==> job 5199: inputs <==
## top
module top(
        clk, reset, up, down, hsync, vsync, rgb, pmod_switch, pause_switch,
         MISO, SW, SS, MOSI, SCLK, LED, an, seg
    );
     input clk;
     input reset;
     input up;
     input down;
     input pmod_switch;
     input pause_switch;
     output hsync;
     output vsync;
     output [11:0] rgb;
     input MISO;					 
     input [2:0] SW;             
     output SS;                     
     output MOSI;                 
     output SCLK;                 
     output [2:0] LED;			 
     output [3:0] an;			 
     output [6:0] seg;             
     wire w_reset, w_up, w_down, w_vid_on, w_p_tick;
     wire [9:0] w_x, w_y;
     reg [11:0] rgb_reg;
     wire [11:0] rgb_next;
     wire SS;						 
     wire MOSI;                     
     wire SCLK;                     
     reg [2:0] LED;                 
     wire [3:0] an;                 
     wire [6:0] seg;             
     wire [7:0] sndData;
     wire sndRec;
     wire [39:0] jstkData;
     wire [9:0] posData;
     wire score;
     wire [3:0] dig0, dig1, dig2, dig3;
     reg d_inc, d_clr;
     PmodJSTK PmodJSTK_Int(
             .CLK(clk),
             .RST(reset),
             .sndRec(sndRec),
             .DIN(sndData),
             .MISO(MISO),
             .SS(SS),
             .SCLK(SCLK),
             .MOSI(MOSI),
  ...
Settings: LEC_CHECK=0, ABC_AREA=1, CAP_MARGIN=20, CORE_MARGIN=2, CORE_UTILIZATION=69, CTS_CLUSTER_DIAMETER=54, PLACE_DENSITY_LB_ADDON=0.29, SETUP_SLACK_MARGIN=0.76, SLEW_MARGIN=20; clock period 6.62 ns.
run.sh (not shown) runs the stock make flow with config.mk's settings and CLKGATE_MAP_FILE=.
==> job 5272: changes against job 5199 <==
--- a/flow/config.mk
+++ b/flow/config.mk
@@ -10,6 +10,6 @@
 export CORE_MARGIN = 2
-export CORE_UTILIZATION = 69
-export CTS_CLUSTER_DIAMETER = 54
-export PLACE_DENSITY_LB_ADDON = 0.29
-export SETUP_SLACK_MARGIN = 0.76
+export CORE_UTILIZATION = 72
+export CTS_CLUSTER_SIZE = 100
+export PLACE_DENSITY = 0.35
+export SETUP_SLACK_MARGIN = 0.46
 export SLEW_MARGIN = 20
==> flow/constraint.sdc (replaced) <==
create_clock -name core_clock -period 2.9 [get_ports {clk}]
set_input_delay 0.5800 -clock core_clock [delete_from_list [all_inputs] [get_ports {clk}]]
set_output_delay 0.5800 -clock core_clock [all_outputs]
set_load 0.01 [all_outputs]
==> job 6171: changes against job 5199 <==
==> flow/config.mk (replaced) <==
export PLATFORM = sky130hd
export DESIGN_NAME = top
export DESIGN_NICKNAME = top
export VERILOG_FILES = /design/flow/design.v
export SDC_FILE = /design/flow/constraint.sdc
export NUM_CORES = 4
export LEC_CHECK = 0
export CAP_MARGIN = 20
export CORE_MARGIN = 2
export CORE_UTILIZATION = 17
export SLEW_MARGIN = 20
==> flow/constraint.sdc (replaced) <==
create_clock -name core_clock -period 13.7 [get_ports {clk}]
set_input_delay 2.7400 -clock core_clock [delete_from_list [all_inputs] [get_ports {clk}]]
set_output_delay 2.7400 -clock core_clock [all_outputs]
set_load 0.01 [all_outputs]
==> job 608: changes against job 5199 <==
==> flow/config.mk (replaced) <==
export PLATFORM = sky130hd
export DESIGN_NAME = top
export DESIGN_NICKNAME = top
export VERILOG_FILES = /design/flow/design.v
export SDC_FILE = /design/flow/constraint.sdc
export NUM_CORES = 4
export LEC_CHECK = 0
export CAP_MARGIN = 20
export CORE_MARGIN = 2
export CORE_UTILIZATION = 40
export CTS_CLUSTER_SIZE = 92
export HOLD_SLACK_MARGIN = 0.12
export MIN_ROUTING_LAYER = met2
export SLEW_MARGIN = 20
==> flow/constraint.sdc (replaced) <==
create_clock -name core_clock -period 10.0 [get_ports {clk}]
set_input_delay 2.0000 -clock core_clock [delete_from_list [all_inputs] [get_ports {clk}]]
set_output_delay 2.0000 -clock core_clock [all_outputs]
set_load 0.01 [all_outputs]
==> comparison table <==
IR Drop Worst-Case VDD: job 608 143 uV; job 5199 202 uV; job 6171 79.6 uV; job 5272 500 uV
Final-layout clock buffer total: job 608 39; job 5199 37; job 6171 37; job 5272 38
Number of resized instances in the post-cts repair step: job 608 0; job 5199 0; job 6171 0; job 5272 59
Number of antenna violations at the first check in global routing: job 608 0; job 5199 0; job 6171 1; job 5272 0
Final setup viols: job 608 0; job 5199 0; job 6171 0; job 5272 19
Area leader share: job 608 37.0%; job 5199 36.7%; job 6171 37.0%; job 5272 36.7%
Number of cells produced by synthesis: job 608 1613; job 5199 1916; job 6171 1613; job 5272 1916
Top layer used by detailed routing: job 608 met5; job 5199 met4; job 6171 met4; job 5272 met4
Reported net switching power: job 608 0.000497 W; job 5199 0.000752 W; job 6171 0.000356 W; job 5272 0.00168 W
Outcome: job 608 finished with violations; job 5199 complete, no violations; job 6171 complete, no violations; job 5272 finished with violations
Violated checks: job 608 DRC; job 5199 -; job 6171 -; job 5272 setup timing
Post-route met1 wirelength: job 608 0 um; job 5199 14300 um; job 6171 16300 um; job 5272 16200 um
Number of global-route vias before repair: job 608 16700; job 5199 11900; job 6171 10400; job 5272 13300
Post-layout period usage: job 608 51.0%; job 5199 58.0%; job 6171 49.1%; job 5272 109%
Fin util: job 608 45.4%; job 5199 77.3%; job 6171 19.9%; job 5272 88.8%
Critical path startpoint category: job 608 input port; job 5199 flip-flop; job 6171 input port; job 5272 flip-flop
Number of cells in Yosys stat: job 608 1613; job 5199 1916; job 6171 1613; job 5272 1916

==> run a: inputs <==
Starting RTL as in the previous note.
export LEC_CHECK = 0
export ABC_AREA = 1
export CAP_MARGIN = 35
export CELL_PAD_IN_SITES_DETAIL_PLACEMENT = 0
export CORE_MARGIN = 2
export CORE_UTILIZATION = 72
export GPL_ROUTABILITY_DRIVEN = 0
export GPL_TIMING_DRIVEN = 1
export MIN_ROUTING_LAYER = met1
export PLACE_DENSITY = 0.63
export SLEW_MARGIN = 0
create_clock -name core_clock -period 2.95 [get_ports {clk}]
==> inputs of run b, as changes to run a <==
==> flow/config.mk (replaced) <==
export PLATFORM = sky130hd
export DESIGN_NAME = top
export DESIGN_NICKNAME = top
export VERILOG_FILES = /design/flow/design.v
export SDC_FILE = /design/flow/constraint.sdc
export NUM_CORES = 4
export LEC_CHECK = 0
export CAP_MARGIN = 20
export CORE_MARGIN = 2
export CORE_UTILIZATION = 20
export MAX_ROUTING_LAYER = met4
export SLEW_MARGIN = 20
==> flow/constraint.sdc (replaced) <==
create_clock -name core_clock -period 10.0 [get_ports {clk}]
set_input_delay 2.0000 -clock core_clock [delete_from_list [all_inputs] [get_ports {clk}]]
set_output_delay 2.0000 -clock core_clock [all_outputs]
set_load 0.01 [all_outputs]
==> inputs of run c, as changes to run a <==
--- a/flow/config.mk
+++ b/flow/config.mk
@@ -7,7 +7,8 @@
 export LEC_CHECK = 0
-export ABC_AREA = 1
 export CAP_MARGIN = 35
 export CELL_PAD_IN_SITES_DETAIL_PLACEMENT = 0
+export CORE_ASPECT_RATIO = 1.39
 export CORE_MARGIN = 2
 export CORE_UTILIZATION = 72
+export CTS_CLUSTER_SIZE = 79
 export GPL_ROUTABILITY_DRIVEN = 0
@@ -15,3 +16,3 @@
 export MIN_ROUTING_LAYER = met1
-export PLACE_DENSITY = 0.63
+export PLACE_DENSITY_LB_ADDON = 0.01
 export SLEW_MARGIN = 0
==> flow/constraint.sdc (replaced) <==
create_clock -name core_clock -period 6.75 [get_ports {clk}]
set_input_delay 1.3500 -clock core_clock [delete_from_list [all_inputs] [get_ports {clk}]]
set_output_delay 1.3500 -clock core_clock [all_outputs]
set_load 0.01 [all_outputs]
==> qor summary <==
Number of instances resized during post-cts repair: run b 0; run c 0; run a 4
Reg2reg setup slack: run b 5520 ps; run c 2350 ps; run a -30 ps
OpenROAD warning count: run b 53; run c 53; run a 56
Setup repair after global routing missed its margin: run b false; run c false; run a true
Maximum fanout encountered on the critical timing path: run b 64; run c 14; run a 8
Max IR drop VDD: run b 140.3 uV; run c 271.7 uV; run a 501.0 uV
Via count of the first global-routing pass: run b 10180; run c 11240; run a 12210
Fraction of the mapped netlist area in adder cells: run b 11.05%; run c 11.05%; run a 10.88%
Status: run b timing/DRC/antenna clean; run c timing/DRC/antenna clean; run a finished with violations
Reasons for failing layout checks: run b -; run c -; run a negative setup slack
Fraction of synthesized cell area in xor and xnor cells: run b 6.963%; run c 6.963%; run a 2.791%
Multi-input logic area: run b 8036 um2; run c 8023 um2; run a 7846 um2
Sequential fraction of design power: run b 47.7%; run c 50.8%; run a 49.5%
Critical path startpoint category: run b primary input; run c flop; run a flop
Combinational Power Share: run b 2.3%; run c 2.4%; run a 2.8%
Layout Cells excl Fill: run b 2564; run c 1874; run a 2271
Pre-Place Util: run b 20.30%; run c 72.83%; run a 73.05%
Portion of total power attributed to the clock network: run b 50.0%; run c 46.8%; run a 47.7%
Power figures rest on the tool's default switching activity, not on a simulated workload.
